==> v29: inputs <==
// mac_demo
module mac_demo(input    clk, 
           input    reset, 
           input    ena,
   	   input    signed [16-1 : 0] k,
           input    signed [16-1 : 0] x,   
           output   signed [2 * 16 - 1 : 0] acc_out
          ) ;
           wire     signed [2 * 16 - 1 : 0] p ;
           wire     signed [2 * 16 - 1 : 0] acc_in ;
   multiplier  #(.width(16)) mult_0(.multiplicand(k),
                                          .multiplier(x),
                       			  .product(p)
                			  ) ;
   adder     #(.width(2*16)) add_0(.a(p),
                			 .b(acc_out),
                			 .sum(acc_in)
               				) ;
   accumulator  #(.width(2*16))  acc_0(.clk(clk),
                   			     .reset(reset),
                   			     .ena(ena),
                   			     .acc_in(acc_in),
                   			     .acc_out(acc_out)
                   			) ;
endmodule
clock: 4.46 ns
lec_check: 0
abc_area: 1
cap_margin: 20
core_margin: 2
core_utilization: 72
cts_cluster_diameter: 359
cts_cluster_size: 99
hold_slack_margin: 0.28
place_density: 0.37
setup_slack_margin: -0.4
slew_margin: 20
run.sh (not shown) runs the stock make flow with config.mk's settings and CLKGATE_MAP_FILE=.
==> inputs of v13, as changes to v29 <==
==> flow/config.mk (replaced) <==
export PLATFORM = sky130hd
export DESIGN_NAME = mac_demo
export DESIGN_NICKNAME = mac_demo
export VERILOG_FILES = /design/flow/design.v
export SDC_FILE = /design/flow/constraint.sdc
export NUM_CORES = 4
export LEC_CHECK = 0
export CAP_MARGIN = 20
export CORE_ASPECT_RATIO = 1.03
export CORE_MARGIN = 2
export CORE_UTILIZATION = 40
export GPL_TIMING_DRIVEN = 0
export SLEW_MARGIN = 20
==> flow/constraint.sdc (replaced) <==
create_clock -name core_clock -period 7.0 [get_ports {clk}]
set_input_delay 1.4000 -clock core_clock [delete_from_list [all_inputs] [get_ports {clk}]]
set_output_delay 1.4000 -clock core_clock [all_outputs]
set_load 0.01 [all_outputs]
==> results <==
| item | v13 | v29 |
|---|---|---|
| Chip area estimate from yosys synthesis | 12030 um^2 | 12860 um^2 |
| Area fraction in xor and xnor cells | 0.02329 | 0.008855 |
| Syn Area/Cell | 9.221 um^2 | 7.618 um^2 |
| Post-Synth Simple-Gate Area | 0.1445 | 0.1750 |
| Result of the run | timing/DRC/antenna clean | aborted with a tool error |
| Stage where the flow stopped | - | global routing |
| Floorplan utilization | 0.4062 | 0.7408 |
| Post-placement setup slack | -1419 ps | -2163 ps |
| Count of cells resized by post-cts repair | 317 | 407 |
| Multiplexer share of the synthesized area | 0.007590 | 0 |
| Core region area | 29630 um^2 | 17360 um^2 |
| Post-CTS setup-driven buffer insertion count | 28 | 41 |
| Number of cell rows | 64 | 48 |
| Floorplan net count | 1730 | 2113 |
| Placed Cells | 1767 | 2083 |
| Cell area reported after detailed placement | 13190 um^2 | 15520 um^2 |
| Synth Cell Area | 12030 um^2 | 12860 um^2 |

========
==> inputs of job 6963 <==
==> flow/design.v <==
module multiplier  #(parameter width = 16)
   ( input    signed  [width-1 : 0] multiplicand,
     input    signed  [width-1 : 0] multiplier,   
     output   signed  [2 * width - 1 : 0] product
   ) ;
   assign  product = multiplicand * multiplier ;
endmodule
module  adder  #(parameter width = 32)  
		( input   signed [width-1 : 0] a ,
		  input   signed [width-1 : 0] b , 
		  output  signed [width-1 : 0] sum
		) ;
    assign   sum = a + b ;
endmodule
module accumulator #(parameter width = 32) 
	(input    clk,
     	 input    ena,
         input    reset,
         input	  signed [width - 1 : 0] acc_in,
   	 output   reg signed [width - 1 : 0] acc_out
	) ;
   always @(posedge clk) begin
      if (reset)  acc_out <= 0 ;
      else if (ena) acc_out <= acc_in ;
   end
endmodule
module mac_demo(input    clk, 
           input    reset, 
           input    ena,
   	   input    signed [16-1 : 0] k,
           input    signed [16-1 : 0] x,   
           output   signed [2 * 16 - 1 : 0] acc_out
          ) ;
           wire     signed [2 * 16 - 1 : 0] p ;
           wire     signed [2 * 16 - 1 : 0] acc_in ;
   multiplier  #(.width(16)) mult_0(.multiplicand(k),
                                          .multiplier(x),
                       			  .product(p)
                			  ) ;
   adder     #(.width(2*16)) add_0(.a(p),
                			 .b(acc_out),
                			 .sum(acc_in)
               				) ;
   accumulator  #(.width(2*16))  acc_0(.clk(clk),
                   			     .reset(reset),
                   			     .ena(ena),
                   			     .acc_in(acc_in),
                   			     .acc_out(acc_out)
                   			) ;
endmodule
==> flow/run.sh <==
#!/bin/bash
# the make line also repeats each setting of config.mk as NAME=value (left out here)
make -C /OpenROAD-flow-scripts/flow DESIGN_CONFIG=/design/flow/config.mk WORK_HOME=/design/flow/orfs CLKGATE_MAP_FILE= finish
==> flow/config.mk <==
export PLATFORM = sky130hd
export DESIGN_NAME = mac_demo
export DESIGN_NICKNAME = mac_demo
export VERILOG_FILES = /design/flow/design.v
export SDC_FILE = /design/flow/constraint.sdc
export NUM_CORES = 4
export LEC_CHECK = 0
export CAP_MARGIN = 20
export CORE_MARGIN = 2
export CORE_UTILIZATION = 72
export CTS_CLUSTER_DIAMETER = 391
export CTS_CLUSTER_SIZE = 95
export PLACE_DENSITY = 0.36
export SLEW_MARGIN = 20
==> flow/constraint.sdc <==
create_clock -name core_clock -period 5.93 [get_ports {clk}]
set_input_delay 1.1860 -clock core_clock [delete_from_list [all_inputs] [get_ports {clk}]]
set_output_delay 1.1860 -clock core_clock [all_outputs]
set_load 0.01 [all_outputs]
==> inputs of job 7034, as changes to job 6963 <==
--- a/flow/config.mk
+++ b/flow/config.mk
@@ -8,7 +8,4 @@
 export CAP_MARGIN = 20
 export CORE_MARGIN = 2
-export CORE_UTILIZATION = 72
-export CTS_CLUSTER_DIAMETER = 391
-export CTS_CLUSTER_SIZE = 95
-export PLACE_DENSITY = 0.36
+export CORE_UTILIZATION = 43
 export SLEW_MARGIN = 20
==> flow/constraint.sdc (replaced) <==
create_clock -name core_clock -period 4.18 [get_ports {clk}]
set_input_delay 0.8360 -clock core_clock [delete_from_list [all_inputs] [get_ports {clk}]]
set_output_delay 0.8360 -clock core_clock [all_outputs]
set_load 0.01 [all_outputs]
==> inputs of job 691, as changes to job 6963 <==
--- a/flow/config.mk
+++ b/flow/config.mk
@@ -8,7 +8,7 @@
 export CAP_MARGIN = 20
 export CORE_MARGIN = 2
-export CORE_UTILIZATION = 72
-export CTS_CLUSTER_DIAMETER = 391
-export CTS_CLUSTER_SIZE = 95
-export PLACE_DENSITY = 0.36
+export CORE_UTILIZATION = 61
+export CTS_CLUSTER_DIAMETER = 348
+export CTS_CLUSTER_SIZE = 98
+export PLACE_DENSITY = 0.37
 export SLEW_MARGIN = 20
==> flow/constraint.sdc (replaced) <==
create_clock -name core_clock -period 3.91 [get_ports {clk}]
set_input_delay 0.7820 -clock core_clock [delete_from_list [all_inputs] [get_ports {clk}]]
set_output_delay 0.7820 -clock core_clock [all_outputs]
set_load 0.01 [all_outputs]
==> summary of the runs <==
Job 691 completed and failed the layout checks on setup timing. Job 7034 produced a layout that fails on setup timing. Job 6963 completed and failed the layout checks on setup timing. Hold slack, highest first: job 691, job 7034, job 6963. Cell area, lowest first: job 6963, job 7034, job 691. Sequential share of layout area, highest first: job 6963, job 7034, job 691. In sequential cell count, job 691 and job 6963 do not differ.
